// top
module top(clk, rst_n, in, valid_in, last_in, out, valid_out, last_out, ready);
	input wire clk, rst_n;
	input wire [32-1:0] in;
	input wire valid_in, last_in;
	output wire [32-1:0] out;
	output wire valid_out, last_out;
	output wire ready;
	wire [32-1:0] out0, out1, out2, out3;
	wire valid_out0, valid_out1, valid_out2, valid_out3;
	wire last_out0, last_out1, last_out2, last_out3;
two tw0(.clk(clk), .rst_n(rst_n), .in(in), .valid_in(valid_in), .last_in(last_in), .out(out0), .valid_out(valid_out0), .last_out(last_out0), .ready(ready));
four f0(.clk(clk), .rst_n(rst_n), .in(out0), .valid_in(valid_out0), .last_in(last_out0), .out(out1), .valid_out(valid_out1), .last_out(last_out1));
eight e0(.clk(clk), .rst_n(rst_n), .in(out1), .valid_in(valid_out1), .last_in(last_out1), .out(out2), .valid_out(valid_out2), .last_out(last_out2));
steen s0(.clk(clk), .rst_n(rst_n), .in(out2), .valid_in(valid_out2), .last_in(last_out2), .out(out3), .valid_out(valid_out3), .last_out(last_out3));
  ...
Size in the first run: about 8600 cells after synthesis, ~71 I/O pins, ~96000 µm² of cells after synthesis.
Settings: LEC_CHECK=0, ABC_AREA=1, CAP_MARGIN=0, CORE_ASPECT_RATIO=0.91, CORE_MARGIN=2, CORE_UTILIZATION=72, CTS_CLUSTER_SIZE=25, HOLD_SLACK_MARGIN=0.3, PLACE_DENSITY_LB_ADDON=0.02, SETUP_SLACK_MARGIN=1.0, SLEW_MARGIN=20; clock period 3.43 ns.
run.sh (not shown) runs the stock make flow with config.mk's settings and CLKGATE_MAP_FILE=.
The first run completed, yet does not pass: setup timing.
Change:
==> flow/config.mk (replaced) <==
export PLATFORM = sky130hd
export DESIGN_NAME = top
export DESIGN_NICKNAME = top
export VERILOG_FILES = /design/flow/design.v
export SDC_FILE = /design/flow/constraint.sdc
export NUM_CORES = 4
export LEC_CHECK = 0
export ABC_AREA = 1
export CAP_MARGIN = 35
export CORE_MARGIN = 2
export CORE_UTILIZATION = 72
export CTS_CLUSTER_DIAMETER = 212
export CTS_CLUSTER_SIZE = 15
export SETUP_SLACK_MARGIN = -0.34
export SLEW_MARGIN = 20
==> flow/constraint.sdc (replaced) <==
create_clock -name core_clock -period 3.45 [get_ports {clk}]
set_input_delay 0.6900 -clock core_clock [delete_from_list [all_inputs] [get_ports {clk}]]
set_output_delay 0.6900 -clock core_clock [all_outputs]
set_load 0.01 [all_outputs]
The new run completed, yet does not pass: setup timing.
Clock-buffer cell count goes up by 4.
Worst setup slack improves by 290 ps.
Synthesized cell count does not change.
Design area goes down by 2.2%.
Sequential power is about the same.
Worst hold slack degrades by 110 ps.
Synthesized area does not change.
Change:
==> flow/config.mk (replaced) <==
export PLATFORM = sky130hd
export DESIGN_NAME = top
export DESIGN_NICKNAME = top
export VERILOG_FILES = /design/flow/design.v
export SDC_FILE = /design/flow/constraint.sdc
export NUM_CORES = 4
export LEC_CHECK = 0
export CAP_MARGIN = 0
export CORE_ASPECT_RATIO = 0.71
export CORE_MARGIN = 2
export CORE_UTILIZATION = 72
export CTS_CLUSTER_DIAMETER = 29
export CTS_CLUSTER_SIZE = 47
export GPL_ROUTABILITY_DRIVEN = 1
export GPL_TIMING_DRIVEN = 1
export PLACE_DENSITY_LB_ADDON = 0.0
export SETUP_SLACK_MARGIN = 1.02
export SLEW_MARGIN = 10
export TNS_END_PERCENT = 20
==> flow/constraint.sdc (replaced) <==
create_clock -name core_clock -period 3.59 [get_ports {clk}]
set_input_delay 0.7180 -clock core_clock [delete_from_list [all_inputs] [get_ports {clk}]]
set_output_delay 0.7180 -clock core_clock [all_outputs]
set_load 0.01 [all_outputs]
=>
- The changed run completed, yet does not pass: setup timing
- design area climbs by 2.0%
- setup slack is worse by 870 ps
- wire length climbs by 12%
- via count drops by 14%
- core utilization climbs by 4.4 points
- sequential cell count is unchanged
- cell count drops by 27%
- total power climbs by 30%
Change:
==> flow/config.mk (replaced) <==
export PLATFORM = sky130hd
export DESIGN_NAME = top
export DESIGN_NICKNAME = top
export VERILOG_FILES = /design/flow/design.v
export SDC_FILE = /design/flow/constraint.sdc
export NUM_CORES = 4
export LEC_CHECK = 0
export CAP_MARGIN = 20
export CORE_MARGIN = 2
export CORE_UTILIZATION = 40
export SETUP_SLACK_MARGIN = 0.25
export SLEW_MARGIN = 20
==> flow/constraint.sdc (replaced) <==
create_clock -name core_clock -period 6.17 [get_ports {clk}]
set_input_delay 1.2340 -clock core_clock [delete_from_list [all_inputs] [get_ports {clk}]]
set_output_delay 1.2340 -clock core_clock [all_outputs]
set_load 0.01 [all_outputs]
Result: This time the run completed with no timing, DRC or antenna violations; sequential share of layout area rose by 4.4 points; non-clock buffer count shrinks by 618; worst hold slack gains 250 ps; synthesized area stays the same; design area is lower by 7.4%; worst setup slack gains 2200 ps; power shrinks by 50%; synthesized cell count is unchanged; final cell count rises by 7.9%.
Power and IR drop assume default switching activity.
